==> inputs of build 36 <==
Design CED, start of the top module:
module  CED(
  input  clk,
  input  rst,
  input  enable,
  output reg ird,
  input  [7:0] idata,	
  output reg [13:0] iaddr,
  output reg cwr_mag_0,
  output reg [12:0] cdata_mag_wr0,
  output reg crd_mag_0,
  input  [12:0] cdata_mag_rd0,
  output reg [13:0] caddr_mag_0,
  output reg cwr_ang_0,
  output reg [12:0] cdata_ang_wr0,
  output reg crd_ang_0,
  input  [12:0] cdata_ang_rd0,
  output reg [13:0] caddr_ang_0,
  output reg cwr1,
  output reg [12:0] cdata_wr1,
  output reg crd1,
  input  [12:0] cdata_rd1,
  output reg [13:0] caddr_1,
  output reg cwr2,
  output reg [12:0] cdata_wr2,
  output reg [13:0] caddr_2,
  output done
);
clock: 4.09 ns
lec_check: 0
cap_margin: 10
cell_pad_in_sites_detail_placement: 0
cell_pad_in_sites_global_placement: 0
core_margin: 2
core_utilization: 72
cts_cluster_diameter: 358
gpl_routability_driven: 0
gpl_timing_driven: 1
max_routing_layer: met5
min_routing_layer: met1
place_density: 0.65
slew_margin: 20
tns_end_percent: 10
run.sh (not shown) runs the stock make flow with config.mk's settings and CLKGATE_MAP_FILE=.
==> trial 54 (differences from build 36) <==
==> flow/config.mk (replaced) <==
export PLATFORM = sky130hd
export DESIGN_NAME = CED
export DESIGN_NICKNAME = CED
export VERILOG_FILES = /design/flow/design.v
export SDC_FILE = /design/flow/constraint.sdc
export NUM_CORES = 4
export LEC_CHECK = 0
export CAP_MARGIN = 10
export CELL_PAD_IN_SITES_DETAIL_PLACEMENT = 0
export CELL_PAD_IN_SITES_GLOBAL_PLACEMENT = 1
export CORE_MARGIN = 2
export CORE_UTILIZATION = 58
export GPL_ROUTABILITY_DRIVEN = 0
export GPL_TIMING_DRIVEN = 1
export MAX_ROUTING_LAYER = met5
export MIN_ROUTING_LAYER = met1
export PLACE_DENSITY_LB_ADDON = 0.22
export SETUP_SLACK_MARGIN = 0.6
export SLEW_MARGIN = 20
export TNS_END_PERCENT = 10
==> build 77 (differences from build 36) <==
==> flow/config.mk (replaced) <==
export PLATFORM = sky130hd
export DESIGN_NAME = CED
export DESIGN_NICKNAME = CED
export VERILOG_FILES = /design/flow/design.v
export SDC_FILE = /design/flow/constraint.sdc
export NUM_CORES = 4
export LEC_CHECK = 0
export CAP_MARGIN = 20
export CORE_MARGIN = 2
export CORE_UTILIZATION = 72
export PLACE_DENSITY = 0.65
export SLEW_MARGIN = 20
export TNS_END_PERCENT = 80
==> flow/constraint.sdc (replaced) <==
create_clock -name core_clock -period 4.1 [get_ports {clk}]
set_input_delay 0.8200 -clock core_clock [delete_from_list [all_inputs] [get_ports {clk}]]
set_output_delay 0.8200 -clock core_clock [all_outputs]
set_load 0.01 [all_outputs]
==> notes <==
- Total power: build 36 > build 77 > trial 54.
- Sequential power is about the same in build 36 and trial 54.
- Core utilization: trial 54 < build 36 < build 77.
- Hold slack, lowest first: trial 54, build 77, build 36.
- Via count, highest first: build 77, build 36, trial 54.
- Sequential share of layout area: build 36 > build 77 > trial 54.
- Build 77 reached the layout checks and failed them: negative setup slack. Trial 54 reached the layout checks and failed them: negative setup slack. Build 36 produced a layout that fails on negative setup slack.
- In flip-flop count, build 77 and trial 54 do not differ.
- Critical path depth: build 77 is lower than trial 54 (2).
==> figures <==
Result of the run: build 77 failed layout checks; trial 54 failed layout checks; build 36 failed layout checks
Violated checks: build 77 negative setup slack; trial 54 negative setup slack; build 36 negative setup slack
Slew margin rel.: build 77 26.9%; trial 54 30.3%; build 36 33.9%
Fin area: build 77 0.0277 mm²; trial 54 0.0281 mm²; build 36 0.0275 mm²
Final worst-path setup slack: build 77 -819 ps; trial 54 -355 ps; build 36 -399 ps
Least-Margin Pin Slew: build 77 1090 ps; trial 54 1040 ps; build 36 987 ps
Antenna violations before repair: build 77 1; trial 54 1; build 36 3
Minimum setup slack among reg-to-reg paths: build 77 -820 ps; trial 54 -360 ps; build 36 -400 ps
Crit path buf inv count: build 77 3; trial 54 6; build 36 2
Tool warning count: build 77 49; trial 54 44; build 36 46
Utilization after layout: build 77 90.5%; trial 54 72.9%; build 36 89.8%
Final WL: build 77 77000 µm; trial 54 56400 µm; build 36 63400 µm
Met1 routing resource usage after global routing: build 77 49.3%; trial 54 36.1%; build 36 45.4%
Cell count after placement: build 77 2953; trial 54 3106; build 36 2960
Slowest CP cell: build 77 xnor2_1; trial 54 dfrtp_1; build 36 dfrtp_1
Core area: build 77 0.0307 mm²; trial 54 0.0385 mm²; build 36 0.0307 mm²
Clock buffer count from CTS: build 77 42; trial 54 44; build 36 42
Switching share of total power: build 77 22.9%; trial 54 21.9%; build 36 21.6%
Power is estimated from default activity; no workload was simulated.
